==> indigo <==
==> flow/design.v <==
`timescale 1ns / 1ps
module clockDivider(input clk, rst, output reg clk_out, output tick);
reg [31:0] count; 
parameter n = 20;
always @ (posedge(clk), posedge(rst)) begin 
if (rst == 1'b1)
count <= 32'b0;
else if (count == n-1)
count <= 32'b0;
else
count <= count + 1;
end
always @ (posedge(clk), posedge(rst)) begin
if (rst == 1'b1)
clk_out <= 1'b0;
else if (count == n-1)
  clk_out <= ~clk_out;
else
 clk_out <= clk_out;
end
assign tick = (count == n-1) & ~clk_out;
endmodule
`timescale 1ns / 1ps
module refreshCounter(
input clk,
input rst,
input en,
output reg[1:0] refreshcounter
    );
    always@(posedge clk, posedge rst)
    if (rst)
    refreshcounter <= 2'd0;
    else if (en)
    refreshcounter <= refreshcounter +1; 
endmodule
`timescale 1ns / 1ps
module anodeControl(
input [1:0] refreshcounter,
output reg [3:0] anode
    );
    always @(refreshcounter)
    begin 
    case(refreshcounter)
    2'b00:
      anode= 4'b1110;
    2'b01:
      anode= 4'b1101;
    2'b10:
      anode= 4'b1011;
    2'b11:
      anode= 4'b0111;
      endcase
      end
endmodule
`timescale 1ns / 1ps
module increment(
input clk,
input rst,
input en,
input button,
output reg [3:0]in 
    );
        reg push_f;
       reg push_sync;
       reg push_sync_f;
       wire push_edge;
       always@(posedge clk, posedge rst) begin
       if (rst) begin
           push_f <= 1'b0;
           push_sync <= 1'b0;
       end else if (en) begin
           push_f <= button;
           push_sync <= push_f;    
       end
       end
       always @(posedge clk, posedge rst) begin
       if (rst) begin
           push_sync_f <= 1'b0;
       end else if (en) begin
           push_sync_f <= push_sync;
           end
       end
       assign push_edge = push_sync & ~push_sync_f;
       always @(posedge clk, posedge rst)
       begin
       if(rst)begin
       in<=0;
       end
       else if (en && push_edge)
       begin
          if (in!=9)
          in<=in+1;
          else
          in<=0;
          end
      end
endmodule
module operations(
input clk,
input en,
input [4:0] operation,
input reset,
input [3:0] dig1, dig2, dig3, dig4,
output reg [13:0] result,
output reg  negative_sign,
output reg dot
    );
    reg [7:0] num1, num2;
    always @(posedge clk) begin
      if (en) begin
        if (reset == 1) begin
            num1 <= 0;
            num2 <= 0;
        end
        else begin
            num1 <= (dig1 * 10) + dig2;
            num2 <= (dig3 * 10) + dig4;
        end
      end
    end
    always @(posedge (clk))
     begin
      if (en) begin
        if (reset == 1) begin
            result <= 16'b0;
             negative_sign <= 0;
             dot<=0;
        end
        else if (operation[0] == 1) begin     
            result <= num1 + num2;
             negative_sign <= 0;
             dot<=1;
        end
        else if (operation[1] == 1) begin     
          if (num1==num2) begin
                      result <= 0;
                      negative_sign <= 0;
                      dot<=1;
                  end
            if (num1>num2) begin
                result <= num1 - num2;
                negative_sign <= 0;
                dot<=1;
            end
            if (num2>num1) begin
                result <= num2 - num1;
                negative_sign <=  1;
                dot<=1;
            end
        end
        else if (operation[2] == 1) begin     
            result <= num1 * num2;
             negative_sign <= 0;
             dot<=1;
        end
        else if (operation[3] == 1) begin     
            result <= (num2 == 0) ? 14'd0 : num1 / num2;
             negative_sign <= 0;
            dot<=1;
        end
         else if (operation[4] == 1) begin     
                   result<= (num1 *100) + num2;
                    negative_sign <= 0;
                   dot<=0;
               end
        else
        begin
        result<= (num1 *100) + num2;
        negative_sign <= 0;
        dot<=0;
        end
      end
   end
endmodule
`timescale 1ns / 1ps
module seperate_results(input clk,
input en,
input [13:0] result,
output reg [3:0] final1, final2, final3, final4
    );
    always @(posedge clk) begin
        if (en) begin
        final1<= (result)%10;
        final2<= (result/10)%10;
        final3<= (result/100)%10;
        final4<= (result/1000)%10;
        end
    end
endmodule
module seven_seg(
input clk,
input rst,
input en,
input [3:0] in,
input dot,
output reg [7:0] out
    );
    always @(posedge(clk)) begin
                  if (en) begin
                    case(in)
                        4'b0000:             
                        out[6:0] <= 7'b0000001;    
                        4'b0001:             
                         out[6:0] <= 7'b1001111;
                        4'b0010:             
                         out[6:0] <= 7'b0010010; 
                        4'b0011:             
                         out[6:0] <= 7'b0000110;
                        4'b0100:             
                         out[6:0] <= 7'b1001100;
                        4'b0101:             
                         out[6:0] <= 7'b0100100;
                        4'b0110:             
                         out[6:0] <= 7'b0100000;
                        4'b0111:             
                         out[6:0] <= 7'b0001111;
                        4'b1000:             
                         out[6:0] <= 7'b0000000;
                        4'b1001:             
                         out[6:0] <= 7'b0000100;
                        4'b1010: 
                         out[6:0] <= 7'b1111110;                        
                        default:
                         out[6:0] <= out[6:0];
                    endcase 
                    out[7] <= dot;
                  end
    end
endmodule
`timescale 1ns / 1ps
module BCDcontrol(
input [7:0] digit1,
input [7:0] digit2,
input [7:0] digit3,
input [7:0] digit4,
input [1:0] refreshcounter,
output reg [7:0] outDigit
    );
    always @(*)
        begin 
        case(refreshcounter)
        2'd0:
          outDigit= digit1;
        2'd1:
          outDigit= digit2;
        2'd2:
          outDigit= digit3;
        2'd3:
          outDigit= digit4;
          endcase
          end
endmodule
module topmodule( input clk,
input rst,
output [3:0] anode,
output [7:0] cathode,
input B1, B2, B3, B4,
input [4:0] operation);
wire refreshclock;
wire refreshtick;
wire [1:0] refreshcounter;
wire [3:0] digit1;
wire [3:0] digit2;
wire [3:0] digit3;
wire [3:0] digit4;
wire [7:0] digit1disp;
wire [7:0] digit2disp;
wire [7:0] digit3disp;
wire [7:0] digit4disp;
wire dot;
wire [3:0] final1, final2, final3, final4; 
wire [13:0] result;     
wire negative_sign;                
clockDivider refreshclockGenerator( .clk(clk),.clk_out(refreshclock),.tick(refreshtick),.rst(rst));
refreshCounter counter(.clk(clk),.rst(rst),.en(refreshtick),.refreshcounter(refreshcounter));
anodeControl anodeControl(.refreshcounter(refreshcounter),.anode(anode));
increment case1(.clk(clk), .en(refreshtick), .rst(rst),.button(B1),.in(digit1));
increment case2(.clk(clk), .en(refreshtick), .rst(rst),.button(B2),.in(digit2));
increment case3(.clk(clk), .en(refreshtick), .rst(rst),.button(B3),.in(digit3));
increment case4(.clk(clk), .en(refreshtick), .rst(rst),.button(B4),.in(digit4));
operations operate(.clk(clk), .en(refreshtick),.operation(operation), .reset(rst), .dig1(digit1), .dig2(digit2), .dig3(digit3),.dig4(digit4), .result(result), .negative_sign(negative_sign),.dot(dot));
seperate_results seperate(.clk(clk), .en(refreshtick), .result(result), .final1(final1), .final2(final2), .final3(final3), .final4(final4));
seven_seg display1(.clk(clk), .en(refreshtick),.in(final1),.dot(1'b1),.rst(rst),.out(digit1disp));
seven_seg display2(.clk(clk), .en(refreshtick),.in(final2),.dot(1'b1),.rst(rst),.out(digit2disp));
seven_seg display3(.clk(clk), .en(refreshtick),.in(final3),.dot(dot),.rst(rst),.out(digit3disp));
seven_seg display4(.clk(clk), .en(refreshtick),.in((negative_sign) ? 4'b1010 : final4),.dot(1'b1),.rst(rst),.out(digit4disp)); 
BCDcontrol control(.digit1(digit1disp), .digit2(digit2disp),.digit3(digit3disp), .digit4(digit4disp),.refreshcounter(refreshcounter),.outDigit(cathode));
endmodule
==> flow/run.sh <==
#!/bin/bash
# the make line also repeats each setting of config.mk as NAME=value (left out here)
make -C /OpenROAD-flow-scripts/flow DESIGN_CONFIG=/design/flow/config.mk WORK_HOME=/design/flow/orfs CLKGATE_MAP_FILE= finish
==> flow/config.mk <==
export PLATFORM = sky130hd
export DESIGN_NAME = topmodule
export DESIGN_NICKNAME = topmodule
export VERILOG_FILES = /design/flow/design.v
export SDC_FILE = /design/flow/constraint.sdc
export NUM_CORES = 4
export LEC_CHECK = 0
export ABC_AREA = 1
export CAP_MARGIN = 20
export CELL_PAD_IN_SITES_DETAIL_PLACEMENT = 2
export CELL_PAD_IN_SITES_GLOBAL_PLACEMENT = 3
export CORE_ASPECT_RATIO = 0.67
export CORE_MARGIN = 2
export CORE_UTILIZATION = 18
export CTS_CLUSTER_DIAMETER = 219
export CTS_CLUSTER_SIZE = 46
export MAX_ROUTING_LAYER = met5
export MIN_ROUTING_LAYER = met2
export PLACE_DENSITY = 0.42
export SETUP_SLACK_MARGIN = 5.0
export SLEW_MARGIN = 30
==> flow/constraint.sdc <==
create_clock -name core_clock -period 23.5 [get_ports {clk}]
set_input_delay 4.7000 -clock core_clock [delete_from_list [all_inputs] [get_ports {clk}]]
set_output_delay 4.7000 -clock core_clock [all_outputs]
set_load 0.01 [all_outputs]
==> onyx (differences from indigo) <==
Settings changed: ABC_AREA 1 to default, CELL_PAD_IN_SITES_DETAIL_PLACEMENT 2 to default, CELL_PAD_IN_SITES_GLOBAL_PLACEMENT 3 to default, CORE_ASPECT_RATIO 0.67 to default, CORE_UTILIZATION 18 to 40, CTS_CLUSTER_DIAMETER 219 to default, CTS_CLUSTER_SIZE 46 to default, MAX_ROUTING_LAYER met5 to default, MIN_ROUTING_LAYER met2 to default, PLACE_DENSITY 0.42 to default, SETUP_SLACK_MARGIN 5.0 to default, SLEW_MARGIN 30 to 20.
==> flow/constraint.sdc (replaced) <==
create_clock -name core_clock -period 32.0 [get_ports {clk}]
set_input_delay 6.4000 -clock core_clock [delete_from_list [all_inputs] [get_ports {clk}]]
set_output_delay 6.4000 -clock core_clock [all_outputs]
set_load 0.01 [all_outputs]
==> fjord (differences from indigo) <==
Settings changed: CORE_UTILIZATION 18 to 32, CTS_CLUSTER_DIAMETER 219 to default, CTS_CLUSTER_SIZE 46 to default, MIN_ROUTING_LAYER met2 to met1.
==> cedar (differences from indigo) <==
Settings changed: CELL_PAD_IN_SITES_DETAIL_PLACEMENT 2 to 0, CORE_UTILIZATION 18 to 72, CTS_CLUSTER_DIAMETER 219 to 215, CTS_CLUSTER_SIZE 46 to default, MAX_ROUTING_LAYER met5 to met4, MIN_ROUTING_LAYER met2 to met1, PLACE_DENSITY 0.42 to default, PLACE_DENSITY_LB_ADDON from default to 0.01.
==> flow/constraint.sdc (replaced) <==
create_clock -name core_clock -period 32.7 [get_ports {clk}]
set_input_delay 6.5400 -clock core_clock [delete_from_list [all_inputs] [get_ports {clk}]]
set_output_delay 6.5400 -clock core_clock [all_outputs]
set_load 0.01 [all_outputs]
==> summary of the runs <==
fjord produced a layout that fails on setup timing. indigo passed the timing, design-rule and antenna checks. onyx completed with no timing, DRC or antenna violations. cedar failed in 3_1_place_gp_skip_io on FLW-0024. Fmax: fjord is higher than onyx (12%). Critical path depth: indigo > fjord > onyx. Worst setup slack: onyx > indigo > fjord. Against onyx, the count of clock-buffer cells in the layout of fjord is higher by 5. Against onyx, the hold slack of indigo is better by 0.015 ns. Between indigo and fjord, the lower via count is in fjord (gap 24%, measured against fjord). Sequential cell count is the same in fjord and onyx. Of onyx and indigo, indigo has the higher routed wire length (gap 38%, measured against indigo).
